build 98:
## milestone1
module milestone1 (
	input logic CLOCK_50_I,                    
	input logic resetn,
	input  logic            M1_en,
	output  logic            M1_end,
	output logic   [17:0]   SRAM_address,
	input  logic   [15:0]   SRAM_read_data,
	output logic   [15:0]   SRAM_write_data,
	output logic            SRAM_we_n
);
Size: about 7300 cells after synthesis.
==> flow/config.mk <==
export PLATFORM = sky130hd
export DESIGN_NAME = milestone1
export DESIGN_NICKNAME = milestone1
export VERILOG_FILES = /design/flow/design.v
export SDC_FILE = /design/flow/constraint.sdc
export NUM_CORES = 4
export LEC_CHECK = 0
export CAP_MARGIN = 25
export CELL_PAD_IN_SITES_GLOBAL_PLACEMENT = 3
export CORE_MARGIN = 2
export CORE_UTILIZATION = 70
export PLACE_DENSITY_LB_ADDON = 0.01
export SLEW_MARGIN = 20
export TNS_END_PERCENT = 30
==> flow/constraint.sdc <==
create_clock -name core_clock -period 7.24 [get_ports {CLOCK_50_I}]
set_input_delay 1.4480 -clock core_clock [delete_from_list [all_inputs] [get_ports {CLOCK_50_I}]]
set_output_delay 1.4480 -clock core_clock [all_outputs]
set_load 0.01 [all_outputs]
run.sh (not shown) runs the stock make flow with config.mk's settings and CLKGATE_MAP_FILE=.
Build 98 did not make it past global placement without I/O, where a tool error ended it.
[inputs] build 4 vs build 98
diff --git a/flow/config.mk b/flow/config.mk
--- a/flow/config.mk
+++ b/flow/config.mk
@@ -8,2 +8,2 @@
-export CAP_MARGIN = 25
-export CELL_PAD_IN_SITES_GLOBAL_PLACEMENT = 3
+export ABC_AREA = 0
+export CAP_MARGIN = 15
@@ -12 +12,2 @@
-export PLACE_DENSITY_LB_ADDON = 0.01
+export CTS_CLUSTER_SIZE = 14
+export SETUP_SLACK_MARGIN = 1.56
@@ -14 +14,0 @@
-export TNS_END_PERCENT = 30
==> flow/constraint.sdc <==
create_clock -name core_clock -period 5.43 [get_ports {CLOCK_50_I}]
set_input_delay 1.0860 -clock core_clock [delete_from_list [all_inputs] [get_ports {CLOCK_50_I}]]
set_output_delay 1.0860 -clock core_clock [all_outputs]
set_load 0.01 [all_outputs]
Findings:
global routing: build 4 exited with error. Build 98 failed in global placement without I/O with FLW-0024. The synthesized netlist cell count of build 4 and that of build 98 are within noise of each other. Initial cell density of the core delta (build 98 -> build 4): insignificant. Re area of the die: no difference whatsoever between build 98 and build 4. Delta (build 4 minus build 98): number of rows created at floorplan closely matched the old numbers; post-synthesis chip area from yosys neither gained nor lost much.
[inputs] build 40 vs build 4
diff --git a/flow/config.mk b/flow/config.mk
--- a/flow/config.mk
+++ b/flow/config.mk
@@ -8,2 +8 @@
-export ABC_AREA = 0
-export CAP_MARGIN = 15
+export CAP_MARGIN = 20
@@ -11,3 +10 @@
-export CORE_UTILIZATION = 70
-export CTS_CLUSTER_SIZE = 14
-export SETUP_SLACK_MARGIN = 1.56
+export CORE_UTILIZATION = 40
==> flow/constraint.sdc <==
create_clock -name core_clock -period 13.0 [get_ports {CLOCK_50_I}]
set_input_delay 2.6000 -clock core_clock [delete_from_list [all_inputs] [get_ports {CLOCK_50_I}]]
set_output_delay 2.6000 -clock core_clock [all_outputs]
set_load 0.01 [all_outputs]
--- outcome ---
Between build 4 and build 40, number of placement rows increased.
Number of distinct library cells after synthesis: build 4 vs build 40 identical
Re H-tree depth: no difference whatsoever between build 4 and build 40.
Build 4 → build 40: placeable core region up about 80%; post-placement setup slack up 5.67 ns; number of buffers inserted during clock tree synthesis up about 2.7%; die footprint up 68000 um^2; HPWL after detailed placement down 35 mm.
In build 40, the floorplan die width came out about 30% above the value in build 4.
Between build 4 and build 40, the initial core utilization is lower for build 40.
Build 40 | status: complete | timing, DRC, antenna: pass

---

job 8043:
Starting RTL as in the previous note.
// milestone1
module milestone1 (
	input logic CLOCK_50_I,                    
	input logic resetn,
	input  logic            M1_en,
	output  logic            M1_end,
	output logic   [17:0]   SRAM_address,
	input  logic   [15:0]   SRAM_read_data,
	output logic   [15:0]   SRAM_write_data,
	output logic            SRAM_we_n
);
Settings: LEC_CHECK=0, ABC_AREA=0, CAP_MARGIN=15, CORE_MARGIN=2, CORE_UTILIZATION=72, CTS_CLUSTER_SIZE=14, SETUP_SLACK_MARGIN=1.63, SLEW_MARGIN=20; clock period 5.43 ns.
The flow ended early for job 8043: it failed with a tool error in global routing (5_1_grt).
Modified inputs, job 9198 compared to job 8043
==> flow/config.mk <==
export PLATFORM = sky130hd
export DESIGN_NAME = milestone1
export DESIGN_NICKNAME = milestone1
export VERILOG_FILES = /design/flow/design.v
export SDC_FILE = /design/flow/constraint.sdc
export NUM_CORES = 4
export LEC_CHECK = 0
export ABC_AREA = 1
export CAP_MARGIN = 15
export CORE_MARGIN = 2
export CORE_UTILIZATION = 70
export CTS_CLUSTER_SIZE = 14
export SLEW_MARGIN = 20
Notes after the runs:
Job 9198 did not make it past global routing (5_1_grt), where a tool error ended it. Cmp job 8043 and job 9198 / area fraction in full adders, half adders and majority gates / higher: job 8043. From job 8043 to job 9198 the numbers moved as follows: synthesized chip area reported by yosys went up by 4100 sq um; area fraction in and, or, nand and nor cells after synthesis went up; count of buffers added by post-CTS timing repair for setup went up; post-cts gate resize count up 626.
#### Input delta (job 7285 over job 9198)
-- flow/config.mk --
<<< job 9198, line 7
export LEC_CHECK = 0
export ABC_AREA = 1
export CAP_MARGIN = 15
export CORE_MARGIN = 2
export CORE_UTILIZATION = 70
export CTS_CLUSTER_SIZE = 14
export SLEW_MARGIN = 20
>>> job 7285, line 7
export LEC_CHECK = 0
export CAP_MARGIN = 20
export CORE_MARGIN = 2
export CORE_UTILIZATION = 64
export SLEW_MARGIN = 20
==> flow/constraint.sdc <==
create_clock -name core_clock -period 10.9 [get_ports {CLOCK_50_I}]
set_input_delay 2.1800 -clock core_clock [delete_from_list [all_inputs] [get_ports {CLOCK_50_I}]]
set_output_delay 2.1800 -clock core_clock [all_outputs]
set_load 0.01 [all_outputs]
==> results <==
- Job 7285 ran to completion and came out clean on the timing, design-rule and antenna checks.
- Compared with job 9198, in job 7285 number of buffers created by CTS moved up; area figure in the yosys stat output down about 6%; die area now sits higher; post-synthesis simple-gate area fraction shrank by 9.4 points.
- On job 7285: post-CTS setup buffer count is 231 lower than what job 9198 gave.
- Comparing job 9198 and job 7285, synthesized cell count is lower on job 7285.
- [compare] base=job 9198 new=job 7285: post-synthesis instance area now sits lower, height of the chip increased 1.3%.
- Comparing job 9198 and job 7285, share of synthesized cell area in full adder, half adder and majority cells is lower on job 9198.
- Job 7285 vs job 9198 — weighted congestion reported at the end of routability-driven placement dropped by more than 10%
> inputs changed (job 7285 -> job 8892)
-- flow/config.mk --
<<< job 7285, line 9
export CORE_MARGIN = 2
export CORE_UTILIZATION = 64
export SLEW_MARGIN = 20
>>> job 8892, line 9
export CORE_MARGIN = 2
export CORE_UTILIZATION = 71
export MAX_ROUTING_LAYER = met4
export SLEW_MARGIN = 20
==> flow/constraint.sdc <==
create_clock -name core_clock -period 8.32 [get_ports {CLOCK_50_I}]
set_input_delay 1.6640 -clock core_clock [delete_from_list [all_inputs] [get_ports {CLOCK_50_I}]]
set_output_delay 1.6640 -clock core_clock [all_outputs]
set_load 0.01 [all_outputs]
Notes after the runs:
- Summary of job 8892 over job 7285: simple logic cell fraction of the synthesized area essentially unchanged; site row count now sits lower; number of cells in the design after placement grew by about 13%; y dimension of the die decreased by about 5% relative to the old numbers.
- Number of clock buffers inserted by TritonCTS (higher): job 7285
- Reported for job 8892 and job 7285, post-synth area from yosys stat turned out identical to the last digit.
- Job 8892 vs. job 7285: starting density of the core +6.5 points; cell area reported after detailed placement shows an increase of 15%; placement-stage worst setup slack down 1.75 ns; buffers inserted during post-CTS setup optimization rose by 173.
- Comparing job 8892 and job 7285, the higher die size was measured on job 7285.
- Status for job 8892 and job 7285: clean finish in job 7285 only
